**run.sh**
```bash
#!/bin/bash
# the make line also repeats each setting of config.mk as NAME=value (left out here)
make -C /OpenROAD-flow-scripts/flow DESIGN_CONFIG=/design/flow/config.mk WORK_HOME=/design/flow/orfs CLKGATE_MAP_FILE= finish
```
**constraint.sdc**
```tcl
create_clock -name core_clock -period 13.5 [get_ports {CLK}]
set_input_delay 2.7000 -clock core_clock [delete_from_list [all_inputs] [get_ports {CLK}]]
set_output_delay 2.7000 -clock core_clock [all_outputs]
set_load 0.01 [all_outputs]
```
**config.mk**
```make
export PLATFORM = sky130hd
export DESIGN_NAME = Pipelined_Processor
export DESIGN_NICKNAME = Pipelined_Processor
export VERILOG_FILES = /design/flow/design.v
export SDC_FILE = /design/flow/constraint.sdc
export NUM_CORES = 4
export LEC_CHECK = 0
export CAP_MARGIN = 20
export CELL_PAD_IN_SITES_DETAIL_PLACEMENT = 1
export CELL_PAD_IN_SITES_GLOBAL_PLACEMENT = 1
export CORE_MARGIN = 2
export CORE_UTILIZATION = 40
export CTS_CLUSTER_DIAMETER = 198
export CTS_CLUSTER_SIZE = 35
export MIN_ROUTING_LAYER = met2
export SLEW_MARGIN = 20
export TNS_END_PERCENT = 5
```
**design.v**
```verilog
`timescale 1ns / 1ps
module ALU(
    input  [7:0] SrcA, 
    input  [7:0] SrcB,
    input  [3:0] ALUControl,
    output reg [7:0] ALUResult,
    output reg Zero
);
parameter ADD          = 4'b1000;
parameter SUBTRACT     = 4'b1001;
parameter MULTIPLY     = 4'b1010;
parameter DIVIDE       = 4'b1011;
parameter AND          = 4'b1100;
parameter OR           = 4'b1101;
parameter NOT          = 4'b1110;
parameter XOR          = 4'b1111;
parameter Right_Shift  = 4'b0110;
parameter Left_Shift   = 4'b0111;
parameter LOAD         = 4'b0010;  
parameter STORE        = 4'b0011;   
parameter JUMP         = 4'b0100;
parameter Equal_to     = 4'b0101;
always @(*) begin
    case (ALUControl)
        ADD:          ALUResult = SrcA + SrcB;
        SUBTRACT:     ALUResult = SrcA + (~SrcB + 1'b1);
        MULTIPLY:     ALUResult = SrcA * SrcB;
        DIVIDE:       ALUResult = (SrcB != 0) ? SrcA / SrcB : 8'b0;
        AND:          ALUResult = SrcA & SrcB;
        OR:           ALUResult = SrcA | SrcB;
        NOT:          ALUResult = ~SrcA;
        XOR:          ALUResult = SrcA ^ SrcB;
        Right_Shift:  ALUResult = $signed(SrcA) >>> 1;
        Left_Shift:   ALUResult = $signed(SrcA) << 1;
        Equal_to:    ALUResult = (SrcA == SrcB) ? 8'b00000001 : 8'b00000000;
        default:   begin
          ALUResult = 8'b00000000;
        end
    endcase
      Zero = (ALUResult == 0) ? 1'b1 : 1'b0;
end
endmodule
module ControlUnit(
    input [3:0] opcode,
    input [2:0] funct,
    input Zero,
    output reg RegWrite,
    output reg ALUSrc,
    output reg MemWrite,
    output reg [3:0] ALUControl,
    output reg ResultSrc,
    output reg PCSrc
);
parameter OP_RTYPE        = 4'b0000;
parameter OP_LOAD_IM      = 4'b0001;
parameter OP_LOAD         = 4'b0010;
parameter OP_STORE        = 4'b0011;
parameter OP_JUMP         = 4'b0100;
parameter OP_EQUAL_TO     = 4'b0101;
parameter OP_RIGHT_SHIFT  = 4'b0110;
parameter OP_LEFT_SHIFT   = 4'b0111;
parameter OP_ADDI         = 4'b1000;
parameter OP_BEQ          = 4'b1001;
parameter F_ADD           = 3'b000;
parameter F_SUBTRACT      = 3'b001;
parameter F_MULTIPLY      = 3'b010;
parameter F_DIVIDE        = 3'b011;
parameter F_AND           = 3'b100;
parameter F_OR            = 3'b101;
parameter F_XOR           = 3'b110;
parameter F_NOT           = 3'b111;
parameter ALU_ADD         = 4'b1000;
parameter ALU_SUBTRACT    = 4'b1001;
parameter ALU_MULTIPLY    = 4'b1010;
parameter ALU_DIVIDE      = 4'b1011;
parameter ALU_AND         = 4'b1100;
parameter ALU_OR          = 4'b1101;
parameter ALU_NOT         = 4'b1110;
parameter ALU_XOR         = 4'b1111;
parameter ALU_RIGHT_SHIFT = 4'b0110;
parameter ALU_LEFT_SHIFT  = 4'b0111;
parameter ALU_EQUAL_TO    = 4'b0101;
  always @(*) begin
    RegWrite    = 0;
    ALUSrc      = 0;
    MemWrite    = 0;
    ALUControl  = 4'b0000;
    ResultSrc   = 0;
    PCSrc       = 0;
    case (opcode)
        OP_RTYPE: begin
            RegWrite = 1;
            ALUSrc   = 0;
            case (funct)
                F_ADD:      ALUControl = ALU_ADD;
                F_SUBTRACT: ALUControl = ALU_SUBTRACT;
                F_MULTIPLY: ALUControl = ALU_MULTIPLY;
                F_DIVIDE:   ALUControl = ALU_DIVIDE;
                F_AND:      ALUControl = ALU_AND;
                F_OR:       ALUControl = ALU_OR;
                F_XOR:      ALUControl = ALU_XOR;
                F_NOT:      ALUControl = ALU_NOT;
            endcase
        end
        OP_LOAD_IM: begin
            RegWrite   = 1;
            ALUSrc     = 1;
            ALUControl = ALU_ADD;
            ResultSrc  = 0;
        end
        OP_LOAD: begin
            RegWrite   = 1;
            ALUSrc     = 1;
            ALUControl = ALU_ADD;
            ResultSrc  = 1;
        end
        OP_STORE: begin
        RegWrite = 1;
            ALUSrc     = 1;
            ResultSrc = 0;
            MemWrite   = 1;
            ALUControl = ALU_ADD;
        end
        OP_EQUAL_TO: begin
            ALUControl = ALU_EQUAL_TO;
            PCSrc      = Zero;
        end
        OP_JUMP: begin
            PCSrc = 1;
        end
        OP_RIGHT_SHIFT: begin
            RegWrite   = 1;
            ALUSrc     = 0;
            ALUControl = ALU_RIGHT_SHIFT;
        end
        OP_LEFT_SHIFT: begin
            RegWrite   = 1;
            ALUSrc     = 0;
            ALUControl = ALU_LEFT_SHIFT;
        end
        OP_ADDI: begin
        RegWrite   = 1;
    ALUSrc     = 1;
    ALUControl = ALU_ADD;
    ResultSrc  = 0;
        end
        OP_BEQ: begin
       RegWrite = 0;
       ALUControl = ALU_EQUAL_TO;
       MemWrite = 0;
       ResultSrc = 0;
       ALUSrc = 0;
       PCSrc = Zero;
       end
        default: ALUControl = 4'b0000;
    endcase
end
endmodule
module Extender(
    input  [2:0] in0,
    output reg [7:0] ImmExt
);
    always @(*) begin
        if (in0[2] == 0)
            ImmExt = {5'b00000, in0};  
        else
            ImmExt = {5'b11111, in0};  
    end
endmodule
module Register_file(rdata1, rdata2, wrtData, srcreg1, srcreg2, destreg, write, clk, reset);
input clk, reset, write;
input [2:0] srcreg1, srcreg2, destreg;
input [7:0] wrtData;
output [7:0] rdata1, rdata2;
integer i;
reg [7:0] regfile [0:7];
assign rdata1 = regfile[srcreg1];
assign rdata2 = regfile[srcreg2];
always @ (posedge   clk or posedge reset )begin
if (reset) begin
  for ( i = 0; i < 8; i = i + 1)
    regfile[i] <= i;
end
else  if (write) begin 
    regfile[destreg] <= wrtData;
end
end
endmodule
module MUX_2x1(
input [7:0] in0, input [7:0] in1, input select, output [7:0] out0
    );
    assign out0 = (select ==0) ? in0 : in1;
endmodule
module Forwarding_Mux( Src_in, Result, ALU_Result, forward, Src_out);
input [7:0] Src_in;
input [7:0] Result;
input [7:0] ALU_Result;
input [1:0] forward;
output [7:0] Src_out;
assign Src_out = (forward == 2'b00) ? Src_in:
                 (forward == 2'b01) ? ALU_Result:
                 (forward == 2'b10) ? Result:
                 Src_in;
                 endmodule 
module pc(pc, clk, reset, pcnext, stallF);
input clk, reset;
input [7:0] pcnext;
input stallF;
output reg [7:0] pc;
always  @(posedge   clk or posedge reset) begin
if(reset)
pc <= 8'b0;
else if (!stallF)
pc <= pcnext;
end
endmodule
module IF_ID(
  input [7:0] pcplus1_f,
  input [15:0] instr_f,
  input [7:0] pc_f,
  output reg [7:0] pc_d,
  output reg [7:0] pcplus1_d,
  output reg [15:0] instr_d,
  input clk, input reset,
  input stallD, flushD
);
 always @(posedge clk or posedge reset) begin
  if (reset) begin
    pcplus1_d <= 8'd0;
    instr_d <= 16'd0;
    pc_d <= 8'd0;
  end else if (flushD) begin
    pcplus1_d <= 8'd0;
    instr_d <= 16'd0;
    pc_d <= 8'd0;
  end else if (!stallD) begin
    pcplus1_d <= pcplus1_f;
    instr_d <= instr_f;
    pc_d <= pc_f;
  end
end
endmodule
module ID_EX(
  input [7:0] SrcA, SrcB_reg, pcplus1, ImmExt,
  input [2:0] destreg, Rs1D, Rs2D,
  input RegWrite, ALUSrc, ResultSrc, MemWrite,
  input [3:0] ALUControl,
  output reg [7:0] SrcA_out, SrcB_reg_out, pcplus1_out, ImmExt_out,
  output reg [2:0] destreg_out, Rs1E, Rs2E,
  output reg RegWrite_out, ALUSrc_out, ResultSrc_out, MemWrite_out,
  output reg [3:0] ALUControl_out,
  input clk, input reset, flushE
);
  always @(posedge clk or posedge reset) begin
  if (reset) begin
    SrcA_out <= 0; SrcB_reg_out <= 0; pcplus1_out <= 0; ImmExt_out <= 0;
    destreg_out <= 0; Rs1E <= 0; Rs2E <= 0; RegWrite_out <= 0; ALUSrc_out <= 0; ResultSrc_out <= 0;
    MemWrite_out <= 0; ALUControl_out <= 0;
  end else begin
    if (flushE) begin
      SrcA_out <= 0; SrcB_reg_out <= 0; pcplus1_out <= 0; ImmExt_out <= 0;
      destreg_out <= 0; Rs1E <= 0; Rs2E <= 0; RegWrite_out <= 0; ALUSrc_out <= 0; ResultSrc_out <= 0;
      MemWrite_out <= 0; ALUControl_out <= 0;
    end else begin
      SrcA_out <= SrcA; SrcB_reg_out <= SrcB_reg; pcplus1_out <= pcplus1; ImmExt_out <= ImmExt;
      destreg_out <= destreg; Rs1E <= Rs1D; Rs2E <= Rs2D;
      RegWrite_out <= RegWrite; ALUSrc_out <= ALUSrc; ResultSrc_out <= ResultSrc;
      MemWrite_out <= MemWrite; ALUControl_out <= ALUControl;
    end
  end
end
endmodule
module EX_MEM(
  input [7:0] ALUResult, SrcB_reg, pcplus1,
  input [2:0] destreg,
  input RegWrite, MemWrite, ResultSrc,
  output reg [7:0] ALUResult_out, WriteData_out, pcplus1_out,
  output reg [2:0] destreg_out,
  output reg RegWrite_out, MemWrite_out, ResultSrc_out,
  input clk, input reset
);
  always @(posedge clk or posedge reset) begin
    if (reset) begin
      ALUResult_out <= 0; WriteData_out <= 0; pcplus1_out <= 0;
      destreg_out <= 0; RegWrite_out <= 0; MemWrite_out <= 0; ResultSrc_out <= 0;
    end else begin
      ALUResult_out <= ALUResult; WriteData_out <= SrcB_reg; pcplus1_out <= pcplus1;
      destreg_out <= destreg;
      RegWrite_out <= RegWrite; MemWrite_out <= MemWrite; ResultSrc_out <= ResultSrc;
    end
  end
endmodule
module MEM_WB(
  input [7:0] ReadData, ALUResult, pcplus1,
  input [2:0] destreg,
  input RegWrite, ResultSrc,
  output reg [7:0] ReadData_out, ALUResult_out, pcplus1_out,
  output reg [2:0] destreg_out,
  output reg RegWrite_out, ResultSrc_out,
  input clk, input reset
);
  always @(posedge clk or posedge reset) begin
    if (reset) begin
      ReadData_out <= 0; ALUResult_out <= 0; pcplus1_out <= 0;
      destreg_out <= 0; RegWrite_out <= 0; ResultSrc_out <= 0;
    end else begin
      ReadData_out <= ReadData; ALUResult_out <= ALUResult; pcplus1_out <= pcplus1;
      destreg_out <= destreg;
      RegWrite_out <= RegWrite; ResultSrc_out <= ResultSrc;
    end
  end
endmodule
module Hazard_unit( 
input [2:0] Rs1D, Rs2D, Rs1E, Rs2E, a1_d, a1_e, a1_w, a1_m,
input [3:0] opcode,
input regwrite_m, regwrite_w, ResultSrc_e, pcsrc,
output reg StallF, StallD, FlushD, FlushE,
output reg [1:0] ForwardAE, ForwardBE);
wire hzd;
assign hzd = (ResultSrc_e && (a1_e != 0) &&
              ((a1_e == a1_d) || (a1_e == Rs1D) || (a1_e == Rs2D)) &&
              (opcode != 4'b0101) && (opcode != 4'b0100));
always @(*) begin
        StallF = hzd;
        StallD = hzd;
        FlushE = hzd;
        FlushD = pcsrc;  
    end                           
always @(*) begin
        if (regwrite_m && (a1_m != 0) && (a1_m == Rs1E))
            ForwardAE = 2'b01;  
        else if (regwrite_w && (a1_w != 0) && (a1_w == Rs1E))
            ForwardAE = 2'b10;  
        else
            ForwardAE = 2'b00;  
        if (regwrite_m && (a1_m != 0) && (a1_m == Rs2E))
            ForwardBE = 2'b01;  
        else if (regwrite_w && (a1_w != 0) && (a1_w == Rs2E))
            ForwardBE = 2'b10;  
        else
            ForwardBE = 2'b00;  
    end
endmodule
module Pipelined_Processor(
input CLK,
input reset,
output [7:0] imem_addr,
input [15:0] imem_data,
output [7:0] dmem_addr,
output [7:0] dmem_wdata,
output dmem_we,
input [7:0] dmem_rdata,
output [7:0] result 
   );
wire pcsrc;
wire [7:0] pcplus1_f;
wire [7:0] pcnext_f;
wire [7:0] pc_f, pc_d;
wire [15:0] instr_f, instr_d;
wire signed [7:0] SrcA_d, SrcA_e;
wire signed [7:0] RD1e, RD2e;  
wire signed [7:0] SrcB ;
wire Zero;
wire [7:0] ALUResult_e, ALUResult_m, ALUResult_w;
wire [3:0] ALUControl_d, ALUControl_e;
wire ALUSrc_d, ALUSrc_e, ResultSrc_e, ResultSrc_d, ResultSrc_m, ResultSrc_w;
wire [7:0] pcplus1_d, pcplus1_e, pcplus1_m, pcplus1_w;
wire [2:0] a1_d, Rs1D, Rs2D;
wire [2:0] Rs1E, Rs2E;
wire [2:0] a1_e, a1_m, a1_w;  
wire [3:0] opcode;
wire [2:0] funct;
wire [7:0] SrcB_reg, SrcB_reg_e, SrcB_reg_m;
wire [7:0] wrtdata;
wire [7:0] read_data_w, read_data_m;
wire MemWrite_d, MemWrite_e, MemWrite_m;
wire regwrite_d, regwrite_e, regwrite_w, regwrite_m;
wire [7:0] ImmExt_d, ImmExt_e;  
wire [1:0] ForwardAE, ForwardBE;
wire stallF, flushD, stallD, flushE;
pc p0(.pcnext(pcnext_f),. reset(reset), .pc(pc_f), .stallF(stallF), .clk(CLK));
assign pcplus1_f = pc_f + 1;
assign imem_addr = pc_f;
assign instr_f = imem_data;
assign opcode = instr_f[15:12];
assign pcnext_f = (opcode == 4'b0101 && Zero) ? (pc_f + ImmExt_d) : 
  (pcsrc) ? ImmExt_d :
                (pc_f + 1);
assign a1_d = instr_f[8:6];   
assign funct = instr_f[11:9];
assign Rs1D = instr_f[5:3];
assign Rs2D = instr_f[2:0];
  Extender e0(.in0(Rs2D), .ImmExt(ImmExt_d));
IF_ID l0(.clk(CLK), .flushD(flushD), .stallD(stallD), .pcplus1_f(pcnext_f), .pcplus1_d(pcplus1_d),  .reset(reset), .pc_f(pc_f), .pc_d(pc_d),  .instr_d(instr_d), .instr_f(instr_f));
ControlUnit c0(.opcode(opcode), .funct(funct), .Zero(Zero), .ALUSrc(ALUSrc_d), .MemWrite(MemWrite_d), .ALUControl(ALUControl_d), .ResultSrc(ResultSrc_d), .PCSrc(pcsrc), .RegWrite(regwrite_d));
  Register_file r0(.clk(CLK), .reset(reset), .write(regwrite_w), .destreg(a1_w), .srcreg1(Rs1D), .srcreg2(Rs2D), .rdata1(SrcA_d), .rdata2(SrcB_reg), .wrtData(wrtdata));
ID_EX l1(.clk(CLK), .flushE(flushE), .reset(reset), .SrcA(SrcA_d), .SrcB_reg(SrcB_reg), 
.pcplus1(pcplus1_d), .ImmExt(ImmExt_d), 
.destreg(a1_d), .Rs1D(Rs1D), .Rs2D(Rs2D), .Rs1E(Rs1E), .Rs2E(Rs2E),
.RegWrite(regwrite_d), .ALUSrc(ALUSrc_d), .ResultSrc(ResultSrc_d), 
.MemWrite(MemWrite_d), .ALUControl(ALUControl_d), 
.SrcA_out(RD1e),
.SrcB_reg_out(RD2e), 
.pcplus1_out(pcplus1_e),
.ImmExt_out(ImmExt_e), .destreg_out(a1_e), 
.RegWrite_out(regwrite_e), .ALUSrc_out(ALUSrc_e), 
.ResultSrc_out(ResultSrc_e), 
.MemWrite_out(MemWrite_e), 
.ALUControl_out(ALUControl_e));
Forwarding_Mux m0(.Src_in(RD1e), .Result(wrtdata), .ALU_Result(ALUResult_m), .forward(ForwardAE), .Src_out(SrcA_e));
Forwarding_Mux m1(.Src_in(RD2e), .Result(wrtdata), .ALU_Result(ALUResult_m), .forward(ForwardBE), .Src_out(SrcB_reg_e));
MUX_2x1 alu(.in0(SrcB_reg_e), .in1(ImmExt_e), .select(ALUSrc_e), .out0(SrcB));
ALU a0( .SrcA(SrcA_e), .SrcB(SrcB), .Zero(Zero), .ALUResult(ALUResult_e), .ALUControl(ALUControl_e));
EX_MEM l2(.clk(CLK), .reset(reset), 
.ALUResult(ALUResult_e), .SrcB_reg(SrcB_reg_e),
.pcplus1(pcplus1_e), 
          .RegWrite(regwrite_e), .MemWrite(MemWrite_e),
          .ResultSrc(ResultSrc_e), 
.ALUResult_out(ALUResult_m), .destreg(a1_e), 
.WriteData_out(SrcB_reg_m ), .pcplus1_out(pcplus1_m), .destreg_out(a1_m), .RegWrite_out(regwrite_m), .MemWrite_out(MemWrite_m), .ResultSrc_out(ResultSrc_m));
assign dmem_addr = ALUResult_m;
assign dmem_wdata = SrcB_reg_m;
assign dmem_we = MemWrite_m;
assign read_data_m = dmem_rdata;
MEM_WB l3(.clk(CLK), .reset(reset), .ReadData(read_data_m), .ALUResult(ALUResult_m), .pcplus1(pcplus1_m), .destreg(a1_m), .RegWrite(regwrite_m), .ResultSrc(ResultSrc_m), .ReadData_out(read_data_w), .ALUResult_out(ALUResult_w), .pcplus1_out(pcplus1_w), .destreg_out(a1_w), .RegWrite_out(regwrite_w), .ResultSrc_out(ResultSrc_w));
MUX_2x1 read(.in0(ALUResult_w), .in1(read_data_w), .select(ResultSrc_w), .out0(wrtdata));
assign result = wrtdata;
Hazard_unit h0(.Rs1D(Rs1D), .Rs2D(Rs2D), .Rs1E(Rs1E), .Rs2E(Rs2E), .a1_d(a1_d), .a1_e(a1_e), .a1_w(a1_w), .a1_m(a1_m), .opcode(opcode), .regwrite_m(regwrite_m), .regwrite_w(regwrite_w), .ResultSrc_e(ResultSrc_e), .pcsrc(pcsrc), .StallF(stallF), .StallD(stallD), .FlushD(flushD), .FlushE(flushE), .ForwardAE(ForwardAE), .ForwardBE(ForwardBE));
endmodule
```
==> CHANGELOG.md, run 1 <==
### Changed

* Final nets at 1515
* Largest cells by area: dfrtp_1, ha_1, nor2_1
* Worst Hold Slack at about 0.35 ns
* Average wire per standard cell at between 20 and 25 um
* CP top delay family: AND-OR/OR-AND gates
* Comb pwr at 1.88 mW
* Post-Syn Nets at ~1400
* Reg power frac at between 20% and 30%
* YS warnings at 11
* Period utilization at a little over nine tenths
* Worst ir drop on vdd at around 0.09 mV
* Top cells by count: dfrtp_1, nor2_1, nand2_1
* Port buffer count at approximately 58
* Worst R2R Start: l1.ImmExt_out[6]$_DFF_PP0_
* Antenna violations before repair at 2
* P_sw at around 1.4 mW
* ANT nets after route at 0
* Top power group: combinational cells
* Synthesized instance count at 1287
* Dpl cells at ~1700
* Floorplan core density at between 40 and 50%
* Most used cell, CP: o21a_1
* Skew final at roughly 0.013 ns
* Fill cells at 3211
* Max Slew Vio Count at 0
* Yosys cell types at ~94
* Pin count of the biggest net entering global routing at 87
* Crit Path Class: reg2reg
* Comb pwr share at about three fifths
* Row cnt at just over 60
* # clock sinks at roughly 150
* Area growth syn-to-layout at 21.0%
* Rel. slew slack at 29.3%
* CP peak stage delay at 0.45 ns
* DRC Markers at 0
* CP endpoint: p0.pc[7]$_DFFE_PP0N_
* Reg2Reg Setup Slack at between 0.5 and 0.6 ns
* Fmax at 0.0773 GHz
* Die width at around 170 um
* Critical path depth in cells at between 70 and 80
* Worst EP arrival at between 10 and 15 ns
* Sw Share at between 40 and 50%
* DR vias/cell at 8.08
* CTS buffer count at 17
* Synth Flop Type: dfrtp_1
* Core Area at approximately 28000 um^2
* Synth async-reset ratio at approximately 100%
* Area fraction in mux cells at under 10%
* Die Ht at around 170 um
* Placed cell areas at 12700 um^2
* Hold_sp: l1.MemWrite_out$_DFF_PP0_
* Vias in the first global route at 16000
* Required @ worst endpoint at 13.81 ns
* Area figure in the yosys stat output at between 10000 and 15000 um^2
* CTS max path bufs at 2
* Total track usage at a little over two fifths
* Final Cell Area at approximately 14000 um^2
* Logic family by area: AND-OR/OR-AND gates
* Clk latency late pin at ~0.43 ns
* Origin of the worst setup path: l1.ImmExt_out[6]$_DFF_PP0_
* Worst Hold Class: reg2reg
* Yosys cell count at about 1300
* Power density cells at between 200 and 250 nW/um^2
* Final Non-Filler Cells at 1788
* I/O Pins at 59
* Synth top cell by count: dfrtp_1
* Seq group at 0.681 mW
* P_leak at 6.01 nW
* Total internal power at 1.67 mW
* XORs/XNORs by Area at 4.86%
* Vias at 14400
* Synthesized area at around 11000 um^2
* Min Tclk post-route at between 10 and 15 ns
* Worst hold path depth at 0
* Clock-pin slew on the worst setup and hold paths at approximately 0.07 ns
* Clock network power at slightly below 0.5 mW
* Final hold viol count at 0
* Hold endpoint: l2.MemWrite_out$_DFF_PP0_
* And+or+nand+nor area frac at ~17%
* Yosys adder share at 12.1%
* CTS root buffer: clkbuf_16
* CTS tree: yes
* Chip footprint at just under 30000 um^2
* Detailed placer's ending HPWL at between 30 and 40 mm
* First-pass detailed-route iteration total at 12
* AO/OA Area Share at a little over a fifth
* Max Cap Violations at 0
* EDFF count, synth at 0
* Endpoints failing setup at 0
* Count of tool warnings at 48
* Worst path buffer plus inverter count at 4
* Worst reg2reg endpoint: p0.pc[7]$_DFFE_PP0N_
* Top cell area share at between 30% and 40%
* Starting DRT DRC Count at around 2600
* Post-synth seq share at around a third
* Syn Area/Cell at slightly below 9 um^2
* Critical path's slowest cell: dfrtp_2
* Run status: complete, no violations
* GRT overflow at 0
* Routability cong. at between 0.9 and 1
* Post-synth top area cell: dfrtp_1
* Worst-path maximum fanout at 8
* First-pass GRT wire length at about 64 mm
* Flops after synth at ~150
* CTS HTree Levels at 4
* Clock share of power at between 10% and 20%
* Worst Setup End Kind: flop
* Crit start category: flop
* FF-to-FF path depth at approximately 73
* Worst-Margin Slew at around 1.0 ns
* WL final at ~42 mm
==> through the flow <==
step / utilization (%) / worst slack [ns] / setup TNS [ns] / power, mW
after CTS: 47.9 / 0.0588 / 0 / 2.86
after floorplan: - / 0.584 / 0 / 1.78
after detailed placement: 45.6 / -0.777 / -5.86 / 2.34
after global routing: 49.2 / -0.186 / -0.716 / 3.27
final: 49.2 / 0.556 / 0 / 3.05
after global placement: 45.6 / -0.267 / -1.95 / 2.31
==> area by class of cell <==
| type | instances | area (um^2) | area share [%] |
|---|---|---|---|
| clock inverter | 14 | 165 | 1.21 |
| clock buffer | 17 | 425 | 3.10 |
| antenna | 10 | 25.0 | 0.183 |
| timing repair buffer | 142 | 1220 | 8.89 |
| multi-input combinational | 998 | 7360 | 53.7 |
| tap | 378 | 473 | 3.45 |
| inverter | 81 | 314 | 2.29 |
| sequential | 148 | 3720 | 27.1 |
==> timing repair <==
action	CTS	global route
setup endpoints to repair	8	9
pin swaps	1	27
buffers inserted	1	9
hold buffers	0	0
resized	12	63
==> metal layers <==
metal  track usage (%)  routed length (um)  part of all wire, %
met2              54.5               21600                   51
met1                 -                   0                    0
met5              9.04                 140                 0.33
met4              10.6                4280                   10
met3              53.8               16200                   38
==> run 2, diff against run 1 <==
- CELL_PAD_IN_SITES_DETAIL_PLACEMENT: 1 -> unset
- CELL_PAD_IN_SITES_GLOBAL_PLACEMENT: 1 -> 0
- CORE_UTILIZATION: 40 -> 72
- CTS_CLUSTER_DIAMETER: 198 -> unset
- CTS_CLUSTER_SIZE: 35 -> 43
- GPL_ROUTABILITY_DRIVEN: unset -> 1
- GPL_TIMING_DRIVEN: unset -> 1
- HOLD_SLACK_MARGIN: unset -> -0.02
- MAX_ROUTING_LAYER: unset -> met5
- MIN_ROUTING_LAYER: met2 -> unset
- PLACE_DENSITY: unset -> 0.67
- SETUP_SLACK_MARGIN: unset -> -0.26
- TNS_END_PERCENT: 5 -> 75
- clock period: 13.5 -> 11.5 ns (I/O delays scaled with it)
==> run 2 against run 1 <==
The flow now stops in global routing (5_1_grt); die area fell by 44%; area after synthesis did not move; synthesized cell count did not move.
==> CHANGELOG.md, run 2 <==
### Changed

* Run status: stopped before the end
* Last stage: global routing (5_1_grt)
* First error: [ERROR GRT-0116] Global routing finished with congestion. Check the congestion regions in the DRC Viewer.
* Synthesized area at 11300 um^2 (unchanged)
* Die width at 129 um (-25%)
* Yosys cell count at 1287 (unchanged)
* Port buffer count at 58 (unchanged)
* Area fraction in mux cells at 6.87% (unchanged)
* CTS HTree Levels at 4 (unchanged)
* Synth Flop Type: dfrtp_1
* EDFF count, synth at 0 (unchanged)
* Synth top cell by count: dfrtp_1
* Routability cong. at 1.04 (+9.7%)
* Yosys adder share at 12.1% (unchanged)
* Largest cells by area: dfrtp_1, ha_1, nor2_1
* Logic family by area: AND-OR/OR-AND gates
* Die Ht at 129 um (-25%)
* Post-Syn Nets at 1414 (unchanged)
* CTS buffer count at 17 (unchanged)
* # clock sinks at 148 (unchanged)
* XORs/XNORs by Area at 4.86% (unchanged)
* Floorplan core density at 74.0% (+33 points)
* Row cnt at 45 (-26%)
* Cts hold-fix bufs at 0 (unchanged)
* Detailed placer's ending HPWL at 28.2 mm (-6.8%)
* Chip footprint at 16800 um^2 (-44%)
* Syn Area/Cell at 8.80 um^2 (unchanged)
* CTS root buffer: clkbuf_16
* CTS max path bufs at 2 (unchanged)
* I/O Pins at 59 (unchanged)
* Synthesized instance count at 1287 (unchanged)
* Top cells by count: dfrtp_1, nor2_1, nand2_1
* And+or+nand+nor area frac at 16.8% (unchanged)
* Flops after synth at 148 (unchanged)
* Top cell area share at 30.0% (unchanged)
* GRT overflow at 6
* Post-synth seq share at 32.8% (unchanged)
* DP Worst Slack at -1.76 ns (-0.979 ns)
* Yosys cell types at 94 (unchanged)
* YS warnings at 11 (unchanged)
* Total track usage at approximately three quarters
* Synth async-reset ratio at 100% (unchanged)
* Post-synth top area cell: dfrtp_1
* AO/OA Area Share at 21.5% (unchanged)
* Core Area at 15300 um^2 (-45%)
* Area figure in the yosys stat output at 11300 um^2 (unchanged)
==> run 2: timing repair <==
item,CTS
pin swaps,28
endpoints found under the setup margin,9
setup buffers,43
gates resized,49
==> run 2: through the flow <==
step	std cells	instance area (um^2)	power [mW]	utilization, %	hold WS (ns)
after CTS	1703	14300	3.91	93.6	0.360
after detailed placement	1630	13200	3.00	85.9	0.340
after global placement	1630	13100	2.85	85.8	0.335
after floorplan	1287	11500	2.17	-	0.331
==> run 2: metal layers <==
layer	track usage (%)	GRT overflow
met5	45.9	0
met4	68.0	0
met3	67.4	0
met2	91.0	1
met1	75.5	5
==> run 3, diff against run 2 <==
- ABC_AREA: unset -> 1
- CAP_MARGIN: 20 -> 10
- CELL_PAD_IN_SITES_DETAIL_PLACEMENT: unset -> 2
- CORE_ASPECT_RATIO: unset -> 0.67
- CORE_MARGIN: 2 -> 9
- CORE_UTILIZATION: 72 -> 27
- CTS_CLUSTER_SIZE: 43 -> 77
- GPL_TIMING_DRIVEN: 1 -> 0
- MAX_ROUTING_LAYER: met5 -> met4
- MIN_ROUTING_LAYER: unset -> met1
- PLACE_DENSITY: 0.67 -> unset
- SETUP_SLACK_MARGIN: -0.26 -> 4.0
- SLEW_MARGIN: 20 -> 25
- TNS_END_PERCENT: 75 -> 25
- clock period: 11.5 -> 15.3 ns (I/O delays scaled with it)
==> run 3 against run 2 <==
The run now finishes clean; die area went up to 2.9 times the previous value; area after synthesis is 1.4% lower; synthesized cell count is 14% higher.
==> CHANGELOG.md, run 3 <==
### Changed

* Run status: complete, no violations
* Rel. slew slack at just over 9%
* Met2 wire len at approximately 30 mm
* Cts hold-fix bufs at 0 (unchanged)
* CTS max path bufs at 2 (unchanged)
* Worst Hold Class: reg2reg
* Area growth syn-to-layout at 35.5%
* Chip footprint at 49200 um^2 (+190%)
* RSZ-0062 raised after global routing: true
* GRT overflow at 0
* Skew final at between 0.02 and 0.03 ns
* CTS root buffer: clkbuf_16
* Port buffer count at 58 (unchanged)
* Total track usage at between 20 and 25%
* Detailed placer's ending HPWL at 39.2 mm (+39%)
* # clock sinks at 148 (unchanged)
* Reg power frac at between 10 and 15%
* Comb pwr share at between 70% and 80%
* CP peak stage delay at between 0.4 and 0.5 ns
* Worst-path maximum fanout at 7
* Synth async-reset ratio at 100% (unchanged)
* Worst ir drop on vdd at 0.172 mV
* XORs/XNORs by Area at 3.76% (-1.1 points)
* ANT nets after route at 0
* Worst Setup End Kind: flop
* CP endpoint: p0.pc[6]$_DFFE_PP0N_
* Post-synth top area cell: dfrtp_1
* Clock network power at about 0.44 mW
* Hold endpoint: l2.RegWrite_out$_DFF_PP0_
* Largest cells by area: dfrtp_1, nand2_1, ha_1
* Clock share of power at a little over a tenth
* DP Worst Slack at 0.242 ns (+2.00 ns)
* First-pass detailed-route iteration total at 5
* Floorplan core density at 27.6% (-46 points)
* Worst path buffer plus inverter count at 15
* Logic family by area: simple AND/OR/NAND/NOR gates
* Yosys cell count at 1465 (+14%)
* Comb pwr at approximately 3.2 mW
* Post-Syn Nets at 1592 (+13%)
* Flops after synth at 148 (unchanged)
* Critical path's slowest cell: dfrtp_2
* P_leak at slightly above 7 nW
* P_sw at between 2 and 2.5 mW
* Total internal power at 2.05 mW
* Die Ht at 184 um (+43%)
* Period utilization at between 80% and 90%
* Worst-Margin Slew at 1.35 ns
* Seq group at just under 0.6 mW
* I/O Pins at 59 (unchanged)
* Synth Flop Type: dfrtp_1
* Synth top cell by count: nand2_1
* Count of tool warnings at between 40 and 50
* CTS HTree Levels at 4 (unchanged)
* And+or+nand+nor area frac at 26.0% (+9.2 points)
* Pin count of the biggest net entering global routing at around 80
* Origin of the worst setup path: l3.destreg_out[2]$_DFF_PP0_
* Area figure in the yosys stat output at 11200 um^2 (-1.4%)
* Vias in the first global route at 13500
* Fmax at between 0.07 and 0.08 GHz
* Min Tclk post-route at 12.76 ns
* CP top delay family: simple AND/OR/NAND/NOR gates
* Top sig layer: met4
* Met3 WL at 5.25 mm
* FF-to-FF path depth at between 80 and 90
* Crit Path Class: reg2reg
* Top power group: combinational cells
* Synthesized area at 11200 um^2 (-1.4%)
* Crit start category: flop
* WL final at between 60 and 70 mm
* Area fraction in mux cells at 0.235% (-6.6 points)
* Final nets at roughly 1800
* Row cnt at 60 (+33%)
* CTS tree: yes
* Worst R2R Start: l3.destreg_out[2]$_DFF_PP0_
* Average wire per standard cell at just under 30 um
* Worst reg2reg endpoint: p0.pc[6]$_DFFE_PP0N_
* Core Area at 40500 um^2 (+160%)
* Worst EP arrival at around 13 ns
* Required @ worst endpoint at about 16 ns
* CTS buffer count at 17 (unchanged)
* Yosys adder share at 12.3% (+0.17 points)
* Yosys cell types at 67 (-29%)
* Post-synth seq share at 33.3% (+0.47 points)
* First-pass GRT wire length at between 80 and 90 mm
* EDFF count, synth at 0 (unchanged)
* Clk latency late pin at 0.47 ns
* Syn Area/Cell at 7.63 um^2 (-13%)
* Wire length on met1 at ~26 mm
* YS warnings at 11 (unchanged)
* Critical path depth in cells at about 81
* Top cell area share at 30.5% (+0.43 points)
* Total negative setup slack at 0 ns
* Vias at 12600
* DR vias/cell at 5.72
* AO/OA Area Share at 14.9% (-6.5 points)
* Worst Hold Slack at roughly 0.36 ns
* Most used cell, CP: nand2_2
* Max Slew Vio Count at 0
* DRC Markers at 0
* Power density cells at between 200 and 300 nW/um^2
* Starting DRT DRC Count at approximately 1100
* Final hold viol count at 0
* Die width at 266 um (+110%)
* Clock-pin slew on the worst setup and hold paths at about 0.080 ns
* Routability cong. at 0.989 (-5.2%)
* Reg2Reg Setup Slack at 2.54 ns
* Setup WS post-layout at 2.54 ns
* Antenna violations before repair at 2
* Worst hold path depth at 0
* Synthesized instance count at 1465 (+14%)
* Endpoints failing setup at 0
* Hold_sp: l1.RegWrite_out$_DFF_PP0_
* Max Cap Violations at 0
* Sw Share at roughly half
* Top cells by count: nand2_1, inv_1, nor2_1
* Fill cells at 4514
## run 3: area by class of cell
cell class              count  area [um^2]  share of cell area, %
multi-input cells        1051         7370                   48.7
flip-flops and latches    148         3730                   24.6
repair buffers            183         1640                   10.8
inverters                 240          963                   6.36
well taps                 527          659                   4.36
clock buffers              18          439                   2.90
plain buffers              26          204                   1.35
clock inverters            14          134                  0.884
diodes                      1         2.50                 0.0165
## run 3: what timing repair did
action / 4_1_cts / 5_1_grt
gates cloned: 2 / 0
setup endpoints to repair: 10 / 10
buffers inserted: 77 / 45
pin swaps: 88 / 85
resized: 142 / 118
## run 3: per-stage QoR
stage | cells | util (%) | cell area [um^2] | power (mW)
after floorplan | 1465 | - | 11200 | 1.74
after global routing | 2208 | 37.4 | 15100 | 4.40
after detailed placement | 2051 | 30.8 | 12500 | 2.35
after global placement | 2050 | 30.7 | 12400 | 2.13
final | 2208 | 37.4 | 15100 | 4.24
after CTS | 2162 | 35.1 | 14200 | 3.30
## run 3: routing by layer
metal | GRT usage [%] | up-vias
li1 | - | 5181
met1 | 29.9 | 6487
met2 | 38.8 | 726
met3 | 4.74 | 246
met4 | 9.27 | 0
met5 | - | -
==> run 4, diff against run 3 <==
- ABC_AREA: 1 -> unset
- CAP_MARGIN: 10 -> 0
- CELL_PAD_IN_SITES_DETAIL_PLACEMENT: 2 -> unset
- CORE_ASPECT_RATIO: 0.67 -> 0.5
- CORE_MARGIN: 9 -> 10
- CORE_UTILIZATION: 27 -> 58
- CTS_CLUSTER_DIAMETER: unset -> 299
- CTS_CLUSTER_SIZE: 77 -> 92
- GPL_TIMING_DRIVEN: 0 -> 1
- MAX_ROUTING_LAYER: met4 -> met5
- MIN_ROUTING_LAYER: met1 -> unset
- PLACE_DENSITY: unset -> 0.41
- SETUP_SLACK_MARGIN: 4.0 -> unset
- SLEW_MARGIN: 25 -> 20
- TNS_END_PERCENT: 25 -> 10
- clock period: 15.3 -> 14.1 ns (I/O delays scaled with it)
==> run 4 against run 3 <==
Critical endpoint is now p0.pc[7]$_DFFE_PP0N_; still clean on timing, DRC and antenna; setup slack worse by 1.9 ns; clock power is 1% higher; worst hold slack worse by 0.0086 ns; critical path depth is 10 lower; sequential power is 13% higher.
==> CHANGELOG.md, run 4 <==
### Changed

* CTS root buffer: clkbuf_16
* P_leak at 5.80 nW (-18%)
* Syn Area/Cell at 8.80 um^2 (+15%)
* Min Tclk post-route at 13.43 ns (+0.673 ns)
* Worst-Margin Slew at 1.18 ns (-0.170 ns)
* Hold_sp: l1.MemWrite_out$_DFF_PP0_
* Worst Hold Class: reg2reg
* Final hold viol count at 0 (unchanged)
* Diodes inserted at 0 (-1)
* XORs/XNORs by Area at 4.86% (+1.1 points)
* CP peak stage delay at 0.46 ns (about the same)
* FF-to-FF path depth at 71 (-12%)
* Comb pwr share at 59.3% (-17 points)
* Power density cells at 207 nW/um^2 (-26%)
* Run status: complete, no violations
* Top cells by count: dfrtp_1, nor2_1, nand2_1
* CP top delay family: AND-OR/OR-AND gates
* Clock-pin slew on the worst setup and hold paths at 0.06 ns (-0.02 ns)
* Reg2Reg Setup Slack at 0.67 ns (-1.87 ns)
* Area fraction in mux cells at 6.87% (+6.6 points)
* Worst path buffer plus inverter count at 2 (-13)
* Final nets at 1481 (-17%)
* Post-layout util at 68.0% (+31 points)
* Port buffer count at 58 (unchanged)
* Chip footprint at 25900 um^2 (-47%)
* Endpoints failing setup at 0 (unchanged)
* Met3 WL at 2.77 mm (-47%)
* Area growth syn-to-layout at 16.0%
* Fmax at 0.0744 GHz (-5.0%)
* Required @ worst endpoint at 14.41 ns (-1.29 ns)
* Routability cong. at 0.955 (-3.4%)
* Met2 wire len at 16.6 mm (-45%)
* Hold endpoint: l2.MemWrite_out$_DFF_PP0_
* Vias at 10400 (-18%)
* Origin of the worst setup path: l2.destreg_out[2]$_DFF_PP0_
* CTS HTree Levels at 4 (unchanged)
* EDFF count, synth at 0 (unchanged)
* Worst hold path depth at 0 (unchanged)
* Overall power at 2.72 mW (-36%)
* Worst ir drop on vdd at 0.123 mV (-29%)
* Synthesized area at 11300 um^2 (+1.4%)
* WL final at 35.8 mm (-45%)
* Logic family by area: AND-OR/OR-AND gates
* Pin count of the biggest net entering global routing at 79 (-1.3%)
* Largest cells by area: dfrtp_1, ha_1, nor2_1
* CTS max path bufs at 2 (unchanged)
* CTS buffer count at 17 (unchanged)
* Post-synth top area cell: dfrtp_1
* Cts hold-fix bufs at 0 (unchanged)
* Detailed placer's ending HPWL at 25.7 mm (-35%)
* Antenna violations before repair at 1 (-1)
* Count of tool warnings at 47 (unchanged)
* ANT nets after route at 0 (unchanged)
* Max Cap Violations at 0 (unchanged)
* Post-synth seq share at 32.8% (-0.47 points)
* Die width at 218 um (-18%)
* Yosys cell types at 94 (+40%)
* Seq group at 0.662 mW (+13%)
* Total internal power at 1.53 mW (-25%)
* Synthesized instance count at 1287 (-12%)
* Rel. slew slack at 20.1% (+11 points)
* I/O Pins at 59 (unchanged)
* Clock network power at 0.444 mW (+1%)
* Clock share of power at 16.4% (+6.0 points)
* Critical path's slowest cell: dfrtp_2
* DR vias/cell at 6.35 (+11%)
* Synth async-reset ratio at 100% (unchanged)
* Die Ht at 119 um (-36%)
* Average wire per standard cell at 21.9 um (-26%)
* Crit start category: flop
* GRT overflow at 0 (unchanged)
* Skew final at 0.00707 ns (-0.0204 ns)
* Period utilization at 95.3% (+12 points)
* Top sig layer: met5
* Starting DRT DRC Count at 1105 (-3.1%)
* First-pass GRT wire length at 56.2 mm (-36%)
* AO/OA Area Share at 21.5% (+6.5 points)
* Top cell area share at 30.0% (-0.43 points)
* Comb pwr at 1.61 mW (-50%)
* P_sw at 1.18 mW (-46%)
* Reg power frac at 24.4% (+11 points)
* Post-Syn Nets at 1414 (-11%)
* Yosys cell count at 1287 (-12%)
* Critical path depth in cells at 71 (-12%)
* Final Non-Filler Cells at 1633 (-26%)
* DRC Markers at 0 (unchanged)
* Worst R2R Start: l2.destreg_out[2]$_DFF_PP0_
* First-pass detailed-route iteration total at 5 (unchanged)
* CP endpoint: p0.pc[7]$_DFFE_PP0N_
* Worst reg2reg endpoint: p0.pc[7]$_DFFE_PP0N_
* CTS tree: yes
* Top power group: combinational cells
* Clk latency late pin at 0.42 ns (-0.05 ns)
* Placed cell areas at 12300 um^2 (-1.3%)
* Synth top cell by count: dfrtp_1
* Most used cell, CP: o21a_1
* Vias in the first global route at 10100 (-25%)
* Worst Setup End Kind: flop
* Worst-path maximum fanout at 8 (+1)
* Synth Flop Type: dfrtp_1
* # clock sinks at 148 (unchanged)
* Yosys adder share at 12.1% (-0.17 points)
* Flops after synth at 148 (unchanged)
* Sw Share at 43.6% (-7.9 points)
* Core Area at 19300 um^2 (-52%)
* Row cnt at 36 (-40%)
* Worst EP arrival at 13.74 ns (+0.58 ns)
* Max Slew Vio Count at 0 (unchanged)
* Wire length on met1 at 15.6 mm (-40%)
* Fill cells at 1561 (-65%)
* YS warnings at 11 (unchanged)
* Final Cell Area at 13100 um^2 (-13%)
* And+or+nand+nor area frac at 16.8% (-9.2 points)
* Total track usage at 27.1% (+2.9 points)
* Crit Path Class: reg2reg
* Floorplan core density at 58.6% (+31 points)
* Dpl cells at 1589 (-23%)
* Area figure in the yosys stat output at 11300 um^2 (+1.4%)
[run 4: per-stage QoR]
stage          hold slack [ns]  TNS [ns]  setup WS, ns
2_1_floorplan            0.331         0          1.18
3_3_place_gp             0.335         0         0.204
3_5_place_dp             0.340     -3.16        -0.450
4_1_cts                  0.353         0       0.00699
5_1_grt                  0.359    -0.823        -0.163
6_report                 0.349         0         0.666
[run 4: routing by layer]
metal,GRT usage (%),up-vias
met5,0,-
met4,8.08,2
met3,5.26,80
met2,43.6,504
met1,36.5,5061
li1,-,4729
[run 4: cell type report]
| type | instances | area [um^2] | share of cell area [%] |
|---|---|---|---|
| clock buffer | 20 | 447 | 3.40 |
| multi-input combinational | 999 | 7240 | 55.0 |
| tap | 266 | 333 | 2.53 |
| sequential | 148 | 3720 | 28.3 |
| clock inverter | 12 | 131 | 0.999 |
| inverter | 81 | 314 | 2.39 |
| timing repair buffer | 107 | 961 | 7.31 |
[run 4: repair_timing]
action                                  in CTS  in global routing
setup buffers                                0                 11
pin swaps                                    0                  8
resized                                      4                 37
endpoints found under the setup margin       8                  9
gates cloned                                 0                  1
==> run 5, diff against run 4 <==
- CAP_MARGIN: 0 -> 20
- CELL_PAD_IN_SITES_GLOBAL_PLACEMENT: 0 -> unset
- CORE_ASPECT_RATIO: 0.5 -> unset
- CORE_MARGIN: 10 -> 2
- CORE_UTILIZATION: 58 -> 17
- CTS_CLUSTER_DIAMETER: 299 -> unset
- CTS_CLUSTER_SIZE: 92 -> unset
- GPL_ROUTABILITY_DRIVEN: 1 -> unset
- GPL_TIMING_DRIVEN: 1 -> unset
- HOLD_SLACK_MARGIN: -0.02 -> unset
- MAX_ROUTING_LAYER: met5 -> unset
- PLACE_DENSITY: 0.41 -> unset
- TNS_END_PERCENT: 10 -> unset
- clock period: 14.1 -> 19.4 ns (I/O delays scaled with it)
==> run 5 against run 4 <==
Sequential power fell by 27%; still clean; maximum frequency shrank 16%; die area increased to 2.7 times the previous value; power decreased by 29%.
==> CHANGELOG.md, run 5 <==
### Changed

* CTS root buffer: clkbuf_16
* Reg2Reg Setup Slack at 3.49 ns (+2.82 ns)
* First-pass detailed-route iteration total at 8 (+3)
* Worst Setup End Kind: flop
* FF-to-FF path depth at 67 (-5.6%)
* Skew final at 0.0204 ns (+0.0134 ns)
* Total track usage at 11.4% (-16 points)
* Yosys cell types at 94 (unchanged)
* Die width at 262 um (+20%)
* Sw Share at 44.5% (+0.95 points)
* CP peak stage delay at 0.90 ns (+0.44 ns)
* # clock sinks at 148 (unchanged)
* And+or+nand+nor area frac at 16.8% (unchanged)
* Comb pwr share at 57.4% (-1.9 points)
* Required @ worst endpoint at 19.71 ns (+5.30 ns)
* Worst R2R Start: l3.ResultSrc_out$_DFF_PP0_
* Yosys cell count at 1287 (unchanged)
* Flops after synth at 148 (unchanged)
* Largest cells by area: dfrtp_1, ha_1, nor2_1
* Synthesized area at 11300 um^2 (unchanged)
* Post-synth seq share at 32.8% (unchanged)
* Hold endpoint: l2.RegWrite_out$_DFF_PP0_
* P_sw at 0.862 mW (-27%)
* CTS HTree Levels at 4 (unchanged)
* Crit start category: flop
* Critical path depth in cells at 67 (-5.6%)
* Worst EP arrival at 16.23 ns (+2.49 ns)
* Top cells by count: dfrtp_1, nor2_1, nand2_1
* Count of tool warnings at 45 (-4.3%)
* GRT overflow at 0 (unchanged)
* Fill cells at 7226 (+360%)
* Logic area at 7060 um^2 (-2.4%)
* I/O Pins at 59 (unchanged)
* Worst ir drop on vdd at 0.0580 mV (-53%)
* Worst reg2reg endpoint: p0.pc[1]$_DFFE_PP0N_
* Vias at 10100 (-2.8%)
* Crit Path Class: reg2reg
* CTS tree: yes
* RSZ-0062 raised after global routing: false
* Vias in the first global route at 9844 (-2.7%)
* Port buffer count at 58 (unchanged)
* Top cell area share at 30.0% (unchanged)
* EDFF count, synth at 0 (unchanged)
* Max Cap Violations at 0 (unchanged)
* Post-Syn Nets at 1414 (unchanged)
* Clock network power at 0.339 mW (-24%)
* Average wire per standard cell at 17.8 um (-19%)
* WL final at 39.1 mm (+9.5%)
* ANT nets after route at 0 (unchanged)
* DRC Markers at 0 (unchanged)
* Fmax at 0.0628 GHz (-16%)
* Min Tclk post-route at 15.91 ns (+2.48 ns)
* Origin of the worst setup path: l3.ResultSrc_out$_DFF_PP0_
* Chip footprint at 68700 um^2 (+170%)
* Overall power at 1.94 mW (-29%)
* Storage element area at 3720 um^2 (-0.17%)
* Detailed placer's ending HPWL at 29.2 mm (+14%)
* Clock-pin slew on the worst setup and hold paths at 0.08 ns (+0.02 ns)
* Row cnt at 94 (+160%)
* Starting DRT DRC Count at 818 (-26%)
* CTS buffer count at 17 (unchanged)
* AO/OA Area Share at 21.5% (unchanged)
* Period utilization at 82.0% (-13 points)
* Pin count of the biggest net entering global routing at 85 (+7.6%)
* CP endpoint: p0.pc[1]$_DFFE_PP0N_
* Endpoints failing setup at 0 (unchanged)
* Post-CTS setup buffer count at 0 (unchanged)
* Syn Area/Cell at 8.80 um^2 (unchanged)
* CTS max path bufs at 2 (unchanged)
* Area fraction in mux cells at 6.87% (unchanged)
* Yosys adder share at 12.1% (unchanged)
* Top power group: combinational cells
* Rel. slew slack at 30.7% (+11 points)
* Hold_sp: l1.RegWrite_out$_DFF_PP0_
* Total negative setup slack at 0 ns (unchanged)
* Synth top cell by count: dfrtp_1
* Critical path's slowest cell: mux2i_1
* Core Area at 65900 um^2 (+240%)
* P_leak at 5.64 nW (-2.8%)
* Most used cell, CP: o21a_1
* First-pass GRT wire length at 59.6 mm (+6.1%)
* Die Ht at 262 um (+120%)
* Area figure in the yosys stat output at 11300 um^2 (unchanged)
* Total internal power at 1.07 mW (-30%)
* Antenna violations before repair at 8 (+7)
* Reg power frac at 25.0% (+0.6 points)
* Seq group at 0.484 mW (-27%)
* Run status: complete, no violations
* Worst path buffer plus inverter count at 2 (unchanged)
* Synth Flop Type: dfrtp_1
* XORs/XNORs by Area at 4.86% (unchanged)
* Post-layout util at 20.5% (-48 points)
* Worst hold path depth at 0 (unchanged)
* DR vias/cell at 4.58 (-28%)
* Resize count post-CTS at 0 (-4)
* CP top delay family: AND-OR/OR-AND gates
* YS warnings at 11 (unchanged)
* Post-synth top area cell: dfrtp_1
* Clk latency late pin at 0.44 ns (+0.02 ns)
* Final hold viol count at 0 (unchanged)
* Worst-path maximum fanout at 17 (+9)
* Clock share of power at 17.5% (+1.1 points)
* Power density cells at 143 nW/um^2 (-31%)
* Worst-Margin Slew at 1.01 ns (-0.172 ns)
* Area growth syn-to-layout at 19.1%
* Synthesized instance count at 1287 (unchanged)
* Worst Hold Slack at 0.349 ns (-0.000290 ns)
* Routability cong. at 0.927 (-2.9%)
* Max Slew Vio Count at 0 (unchanged)
* Worst Hold Class: reg2reg
* Cts hold-fix bufs at 0 (unchanged)
* Final nets at 1450 (-2.1%)
* Logic family by area: AND-OR/OR-AND gates
* Floorplan core density at 17.2% (-41 points)
* Comb pwr at 1.11 mW (-31%)
* Synth async-reset ratio at 100% (unchanged)
## run 5: per-layer routing
layer  track usage, %  routed length [um]  vias up
met5                0                  87        -
met4             3.01                 701       16
met3             3.36                3370       61
met2             18.0               17700      387
met1             15.1               17300     4960
li1                 -                   -     4665
## run 5: stage by stage
step	instance area (um^2)	worst slack, ns	cells
finish	13500	3.49	2201
global route	13500	2.19	2200
CTS	13500	3.79	2200
detailed placement	12900	3.91	2168
global placement	12900	4.42	2168
floorplan	11300	6.48	1287
## run 5: cell type report
type / count / area share (%)
diodes: 1 / 0.0185
clock inverters: 14 / 1.23
well taps: 864 / 8.01
flip-flops and latches: 148 / 27.5
clock buffers: 18 / 3.18
inverters: 81 / 2.33
repair buffers: 77 / 5.36
multi-input cells: 998 / 52.3
==> run 6, diff against run 5 <==
- CELL_PAD_IN_SITES_GLOBAL_PLACEMENT: unset -> 0
- CORE_UTILIZATION: 17 -> 71
- CTS_CLUSTER_DIAMETER: unset -> 222
- CTS_CLUSTER_SIZE: unset -> 43
- GPL_ROUTABILITY_DRIVEN: unset -> 1
- GPL_TIMING_DRIVEN: unset -> 1
- HOLD_SLACK_MARGIN: unset -> -0.02
- MAX_ROUTING_LAYER: unset -> met5
- SETUP_SLACK_MARGIN: unset -> 1.64
- TNS_END_PERCENT: unset -> 75
- clock period: 19.4 -> 13.4 ns (I/O delays scaled with it)
==> run 6 against run 5 <==
The flow now stops in global routing (5_1_grt); die area down 75%; area after synthesis is the same; synthesized cell count stayed put.
==> CHANGELOG.md, run 6 <==
### Changed

* Logic family by area: AND-OR/OR-AND gates
* Detailed placer's ending HPWL at 24.6 mm (-16%)
* Chip footprint at 17000 um^2 (-75%)
* Placed cell areas at 12300 um^2 (-4.4%)
* Last stage: global routing (5_1_grt)
* EDFF count, synth at 0 (unchanged)
* # clock sinks at 148 (unchanged)
* Largest cells by area: dfrtp_1, ha_1, nor2_1
* CTS root buffer: clkbuf_16
* Post-synth seq share at 32.8% (unchanged)
* Synthesized area at 11300 um^2 (unchanged)
* Syn Area/Cell at 8.80 um^2 (unchanged)
* Synth Flop Type: dfrtp_1
* Synth async-reset ratio at 100% (unchanged)
* Area fraction in mux cells at 6.87% (unchanged)
* Post-Syn Nets at 1414 (unchanged)
* Top cell area share at 30.0% (unchanged)
* Synthesized instance count at 1287 (unchanged)
* Top cells by count: dfrtp_1, nor2_1, nand2_1
* Area figure in the yosys stat output at 11300 um^2 (unchanged)
* Post-synth top area cell: dfrtp_1
* CTS max path bufs at 2 (unchanged)
* Yosys adder share at 12.1% (unchanged)
* Row cnt at 46 (-51%)
* Floorplan core density at 72.1% (+55 points)
* First error: [ERROR GRT-0232] Routing congestion too high. Check the congestion heatmap in the GUI.
* XORs/XNORs by Area at 4.86% (unchanged)
* And+or+nand+nor area frac at 16.8% (unchanged)
* Total track usage at roughly four fifths
* AO/OA Area Share at 21.5% (unchanged)
* CTS HTree Levels at 4 (unchanged)
* Routability cong. at 0.992 (+7.0%)
* Yosys cell types at 94 (unchanged)
* Yosys cell count at 1287 (unchanged)
* GRT overflow at 108
* Core Area at 15700 um^2 (-76%)
* Dpl cells at 1528 (-30%)
* Flops after synth at 148 (unchanged)
* Port buffer count at 58 (unchanged)
* I/O Pins at 59 (unchanged)
* Run status: stopped before the end
* Die Ht at 130 um (-50%)
* Synth top cell by count: dfrtp_1
* Die width at 130 um (-50%)
* YS warnings at 11 (unchanged)
* CTS buffer count at 17 (unchanged)
[run 6: metal layers]
metal	GRT usage, %	GRT overflow
met4	78.4	39
met2	94.4	55
met1	79.5	4
met5	48.8	1
met3	72.0	9
[run 6: timing repair]
action / CTS
buffers inserted: 90
resized: 55
endpoints found under the hold margin: 0
cloned: 0
hold buffers: 0
pin swaps: 58
endpoints found under the setup margin: 9
[run 6: metrics by stage]
stage	setup slack [ns]	setup TNS, ns
after detailed placement	-0.245	-1.10
after CTS	1.10	0
after floorplan	1.59	0
after global placement	0.406	0
==> run 7, diff against run 6 <==
- CELL_PAD_IN_SITES_GLOBAL_PLACEMENT: 0 -> unset
- CORE_UTILIZATION: 71 -> 40
- CTS_CLUSTER_DIAMETER: 222 -> unset
- CTS_CLUSTER_SIZE: 43 -> unset
- GPL_ROUTABILITY_DRIVEN: 1 -> unset
- GPL_TIMING_DRIVEN: 1 -> unset
- HOLD_SLACK_MARGIN: -0.02 -> unset
- MAX_ROUTING_LAYER: met5 -> unset
- SETUP_SLACK_MARGIN: 1.64 -> unset
- TNS_END_PERCENT: 75 -> unset
- clock period: 13.4 -> 9.96 ns (I/O delays scaled with it)
==> run 7 against run 6 <==
Now fails the layout checks on negative setup slack; synthesized cell count did not move; area after synthesis did not move; die area rose by 75%.
==> CHANGELOG.md, run 7 <==
### Changed

* Endpoints failing setup at 10
* Logic area at approximately 7500 um^2
* P_leak at 6.67 nW
* Placed cell areas at 13600 um^2 (+10%)
* Worst hold path depth at 0
* Seq group at 0.906 mW
* DP Worst Slack at -2.59 ns (-2.34 ns)
* Diodes inserted at 0
* Synth top cell by count: dfrtp_1
* Largest cells by area: dfrtp_1, ha_1, nor2_1
* Logic family by area: AND-OR/OR-AND gates
* RSZ-0062 raised after global routing: true
* Total internal power at between 2 and 3 mW
* Die Ht at 172 um (+32%)
* I/O Pins at 59 (unchanged)
* Average wire per standard cell at 19.9 um
* Synthesized instance count at 1287 (unchanged)
* Synthesized area at 11300 um^2 (unchanged)
* Yosys adder share at 12.1% (unchanged)
* Final nets at 1644
* Starting DRT DRC Count at roughly 1000
* Area growth syn-to-layout at 30.8%
* CP endpoint: p0.pc[7]$_DFFE_PP0N_
* Origin of the worst setup path: l1.ImmExt_out[6]$_DFF_PP0_
* CTS buffer count at 17 (unchanged)
* CP top delay family: AND-OR/OR-AND gates
* Post-Syn Nets at 1414 (unchanged)
* DRC Markers at 0
* Reg power frac at about a fifth
* Worst EP arrival at between 10 and 15 ns
* Max Slew Vio Count at 0
* AO/OA Area Share at 21.5% (unchanged)
* Core Area at 27900 um^2 (+77%)
* Area figure in the yosys stat output at 11300 um^2 (unchanged)
* Clock share of power at about 14%
* Worst Setup End Kind: flop
* Clock network power at between 0.6 and 0.7 mW
* CTS tree: yes
* Detailed placer's ending HPWL at 27.8 mm (+13%)
* Crit start category: flop
* Yosys cell count at 1287 (unchanged)
* Die width at 172 um (+32%)
* Critical path depth in cells at 75
* EDFF count, synth at 0 (unchanged)
* Worst-Margin Slew at around 0.96 ns
* FF-to-FF path depth at roughly 75
* Worst-path maximum fanout at 7
* Vias at 10800
* Critical path's slowest cell: dfrtp_2
* Storage element area at around 3700 um^2
* Yosys cell types at 94 (unchanged)
* Max Cap Violations at 0
* Period utilization at 124%
* Top cells by count: dfrtp_1, nor2_1, nand2_1
* GRT overflow at 0
* First-pass detailed-route iteration total at 8
* Syn Area/Cell at 8.80 um^2 (unchanged)
* Chip footprint at 29700 um^2 (+75%)
* P_sw at about 1.8 mW
* Worst reg2reg endpoint: p0.pc[7]$_DFFE_PP0N_
* Top power group: combinational cells
* Required @ worst endpoint at 10.27 ns
* Synth async-reset ratio at 100% (unchanged)
* Routability cong. at 0.977 (-1.5%)
* Area fraction in mux cells at 6.87% (unchanged)
* Antenna violations before repair at 0
* CTS root buffer: clkbuf_16
* Port buffer count at 58 (unchanged)
* Power density cells at approximately 300 nW/um^2
* Vias in the first global route at approximately 10000
* Floorplan core density at 40.7% (-31 points)
* Fail Reasons: negative setup slack
* WL final at between 30 and 40 mm
* DR vias/cell at 5.64
* Skew final at 0.00949 ns
* CP peak stage delay at around 0.45 ns
* # clock sinks at 148 (unchanged)
* Run status: complete, but fails checks
* Worst ir drop on vdd at around 0.15 mV
* XORs/XNORs by Area at 4.86% (unchanged)
* Reg2Reg Setup Slack at -2.36 ns
* Worst Hold Class: reg2reg
* Post-layout util at 53.2%
* Worst R2R Start: l1.ImmExt_out[6]$_DFF_PP0_
* Comb pwr share at approximately two thirds
* Crit Path Class: reg2reg
* Worst path buffer plus inverter count at 7
* And+or+nand+nor area frac at 16.8% (unchanged)
* Clock-pin slew on the worst setup and hold paths at roughly 0.06 ns
* Min Tclk post-route at between 10 and 15 ns
* Pin count of the biggest net entering global routing at between 80 and 90
* Rel. slew slack at a little over a third
* Row cnt at 61 (+33%)
* Fmax at just over 0.08 GHz
* Hold endpoint: l2.MemWrite_out$_DFF_PP0_
* Total track usage at between 20% and 30%
* Comb pwr at a little under 3 mW
* Sw Share at roughly two fifths
* CTS HTree Levels at 4 (unchanged)
* Clk latency late pin at about 0.43 ns
* Top cell area share at 30.0% (unchanged)
* First-pass GRT wire length at just under 60 mm
* Total negative setup slack at -20.29 ns
* Flops after synth at 148 (unchanged)
* ANT nets after route at 0
* Hold_sp: l1.MemWrite_out$_DFF_PP0_
* Post-synth seq share at 32.8% (unchanged)
* Worst Hold Slack at about 0.35 ns
* Final Cell Area at between 10000 and 15000 um^2
* Count of tool warnings at around 48
* Synth Flop Type: dfrtp_1
* YS warnings at 11 (unchanged)
* Setup WS post-layout at -2.36 ns
* Post-synth top area cell: dfrtp_1
* Final hold viol count at 0
* Most used cell, CP: o21a_1
* Fill cells at roughly 2500
* CTS max path bufs at 2 (unchanged)
[run 7: area by class of cell]
cell class                      count  area share [%]
Clock buffer                       23            3.29
Clock inverter                      9           0.608
Inverter                           81            2.16
Multi-Input combinational cell    998            50.6
Sequential cell                   148            25.1
Tap cell                          378            3.19
Timing Repair Buffer              271            15.1
[run 7: per-stage QoR]
| step | total power [mW] | instances |
|---|---|---|
| final | 4.44 | 1908 |
| after CTS | 4.28 | 1890 |
| after global routing | 4.74 | 1908 |
| after detailed placement | 3.44 | 1825 |
| after floorplan | 2.51 | 1287 |
| after global placement | 3.40 | 1825 |
[run 7: what timing repair did]
item,CTS,global route
pin swaps,49,35
endpoints found under the setup margin,10,10
gates resized,37,26
hold buffers,0,0
setup buffers,33,18
[run 7: metal layers]
metal | share of wire [%] | global-route usage (%) | vias up
li1 | - | - | 5058
met1 | 44 | 35.4 | 5171
met2 | 47 | 42.2 | 468
met3 | 6.8 | 4.65 | 68
met4 | 2.6 | 8.22 | 0
met5 | 0 | 0 | -
==> run 8, diff against run 7 <==
- CELL_PAD_IN_SITES_GLOBAL_PLACEMENT: unset -> 0
- CORE_MARGIN: 2 -> 5
- CORE_UTILIZATION: 40 -> 27
- CTS_CLUSTER_SIZE: unset -> 43
- GPL_ROUTABILITY_DRIVEN: unset -> 1
- GPL_TIMING_DRIVEN: unset -> 0
- HOLD_SLACK_MARGIN: unset -> -0.02
- MAX_ROUTING_LAYER: unset -> met5
- PLACE_DENSITY: unset -> 0.84
- SETUP_SLACK_MARGIN: unset -> 1.64
- TNS_END_PERCENT: unset -> 75
- clock period: 9.96 -> 14.1 ns (I/O delays scaled with it)
==> run 8 against run 7 <==
Now clean on timing, DRC and antenna; clock skew grew 0.0084 ns; combinational power down 26%; sequential cell count unchanged; clock power fell by 22%; setup slack gained 3.2 ns; sequential share of layout area grew 0.16 points; register-to-register slack better by 3.2 ns; first-iteration DRC count grew 26%; count of clock-buffer cells in the layout fell by 5; area after synthesis unchanged; sequential power fell by 26%; critical path depth up 2.
==> CHANGELOG.md, run 8 <==
### Changed

* Run status: complete, no violations
* Post-Syn Nets at 1414 (unchanged)
* Syn Area/Cell at 8.80 um^2 (unchanged)
* Fill cells at 4096 (+61%)
* Synthesized area at 11300 um^2 (unchanged)
* Skew final at 0.0179 ns (+0.00836 ns)
* Worst EP arrival at 13.59 ns (+0.96 ns)
* First-pass detailed-route iteration total at 5 (-3)
* Area growth syn-to-layout at 30.1%
* Chip footprint at 46200 um^2 (+55%)
* CTS HTree Levels at 4 (unchanged)
* Placed cell areas at 12600 um^2 (-7.1%)
* CTS max path bufs at 2 (unchanged)
* YS warnings at 11 (unchanged)
* Antenna violations before repair at 1 (+1)
* Worst R2R Start: l1.ImmExt_out[6]$_DFF_PP0_
* Die width at 215 um (+25%)
* Origin of the worst setup path: l1.ImmExt_out[6]$_DFF_PP0_
* Starting DRT DRC Count at 1228 (+26%)
* Diodes inserted at 0 (unchanged)
* Top cell area share at 30.0% (unchanged)
* DR vias/cell at 5.58 (-1.1%)
* Comb pwr at 2.14 mW (-26%)
* Crit start category: flop
* Worst-Margin Slew at 1.19 ns (+0.235 ns)
* Critical path depth in cells at 77 (+2.7%)
* Rel. slew slack at 20.1% (-15 points)
* Logic family by area: AND-OR/OR-AND gates
* CP top delay family: AND-OR/OR-AND gates
* Total internal power at 1.86 mW (-28%)
* RSZ-0062 raised after global routing: true
* Worst reg2reg endpoint: p0.pc[7]$_DFFE_PP0N_
* Worst Setup End Kind: flop
* Pin count of the biggest net entering global routing at 112 (+33%)
* Clock share of power at 14.8% (+0.6 points)
* Sw Share at 43.5% (+2.2 points)
* Yosys cell count at 1287 (unchanged)
* CP peak stage delay at 0.37 ns (-0.08 ns)
* EDFF count, synth at 0 (unchanged)
* Period utilization at 94.1% (-30 points)
* Max Cap Violations at 0 (unchanged)
* Endpoints failing setup at 0 (-10)
* AO/OA Area Share at 21.5% (unchanged)
* Top power group: combinational cells
* DRC Markers at 0 (unchanged)
* ANT nets after route at 0 (unchanged)
* Reg power frac at 20.2% (-0.2 points)
* Crit Path Class: reg2reg
* Detailed placer's ending HPWL at 29.1 mm (+4.6%)
* P_sw at 1.43 mW (-22%)
* CTS root buffer: clkbuf_16
* Synthesized instance count at 1287 (unchanged)
* Vias in the first global route at 11200 (+6.7%)
* Worst path buffer plus inverter count at 10 (+3)
* Worst hold path depth at 0 (unchanged)
* Synth async-reset ratio at 100% (unchanged)
* Min Tclk post-route at 13.26 ns (+0.942 ns)
* Final hold viol count at 0 (unchanged)
* Required @ worst endpoint at 14.43 ns (+4.16 ns)
* Fmax at 0.0754 GHz (-7.1%)
* First-pass GRT wire length at 64.8 mm (+10%)
* P_leak at 6.38 nW (-4.4%)
* Row cnt at 75 (+23%)
* Largest cells by area: dfrtp_1, ha_1, nor2_1
* I/O Pins at 59 (unchanged)
* Clock-pin slew on the worst setup and hold paths at 0.07 ns (about the same)
* Worst Hold Class: reg2reg
* Worst-path maximum fanout at 7 (unchanged)
* Synth Flop Type: dfrtp_1
* Final nets at 1603 (-2.5%)
* Yosys adder share at 12.1% (unchanged)
* Synth top cell by count: dfrtp_1
* GRT overflow at 0 (unchanged)
* Total track usage at 17.5% (-8.6 points)
* Flops after synth at 148 (unchanged)
* Vias at 11300 (+5.2%)
* Die Ht at 215 um (+25%)
* Routability cong. at 0.992 (+1.5%)
* CTS buffer count at 17 (unchanged)
* Hold_sp: l1.RegWrite_out$_DFF_PP0_
* Most used cell, CP: o21a_1
* Hold endpoint: l2.RegWrite_out$_DFF_PP0_
* And+or+nand+nor area frac at 16.8% (unchanged)
* Worst ir drop on vdd at 0.162 mV (+7.3%)
* Comb pwr share at 64.9% (-0.5 points)
* # clock sinks at 148 (unchanged)
* Seq group at 0.668 mW (-26%)
* CP endpoint: p0.pc[7]$_DFFE_PP0N_
* Clk latency late pin at 0.44 ns (about the same)
* WL final at 43.0 mm (+13%)
* Clock network power at 0.489 mW (-22%)
* Core Area at 41800 um^2 (+50%)
* Port buffer count at 54 (-6.9%)
* Post-synth seq share at 32.8% (unchanged)
* CTS tree: yes
* Average wire per standard cell at 21.2 um (+6.4%)
* Final Cell Area at 14700 um^2 (-0.57%)
* Area fraction in mux cells at 6.87% (unchanged)
* Count of tool warnings at 49 (+2.1%)
* XORs/XNORs by Area at 4.86% (unchanged)
* Critical path's slowest cell: dfrtp_1
* FF-to-FF path depth at 77 (+2.7%)
run 8: through the flow:
step                      hold WS [ns]  utilization [%]  power [mW]  setup WS (ns)  cells
after floorplan                  0.331                -        1.71           1.64   1287
after global placement           0.334             30.1        2.09         -0.865   1880
after detailed placement         0.336             30.2        2.15          -1.35   1881
after CTS                        0.344             34.1        2.96           1.33   1988
after global routing             0.346             35.3        3.49          0.345   2028
final                            0.340             35.3        3.30          0.838   2028
run 8: metal layers:
metal / global-route usage, % / wire length [um]
met1: 23.1 / 17400
met2: 27.7 / 19800
met3: 4.50 / 4170
met4: 6.48 / 1600
met5: 0 / 13
run 8: final cells by class:
cell class / count / area, um^2 / area share [%]
multi-input cells: 998 / 7600 / 51.6
flip-flops and latches: 148 / 3720 / 25.3
clock inverters: 14 / 189 / 1.28
clock buffers: 18 / 439 / 2.98
repair buffers: 170 / 1450 / 9.81
plain buffers: 60 / 333 / 2.26
inverters: 81 / 337 / 2.28
well taps: 539 / 674 / 4.58
run 8: what timing repair did:
item	in CTS	in global routing
endpoints found under the setup margin	10	9
buffers inserted	75	40
hold buffers	0	0
resized	94	50
pin swaps	56	54
endpoints found under the hold margin	0	0
Power figures rest on the tool's default switching activity, not on a simulated workload.
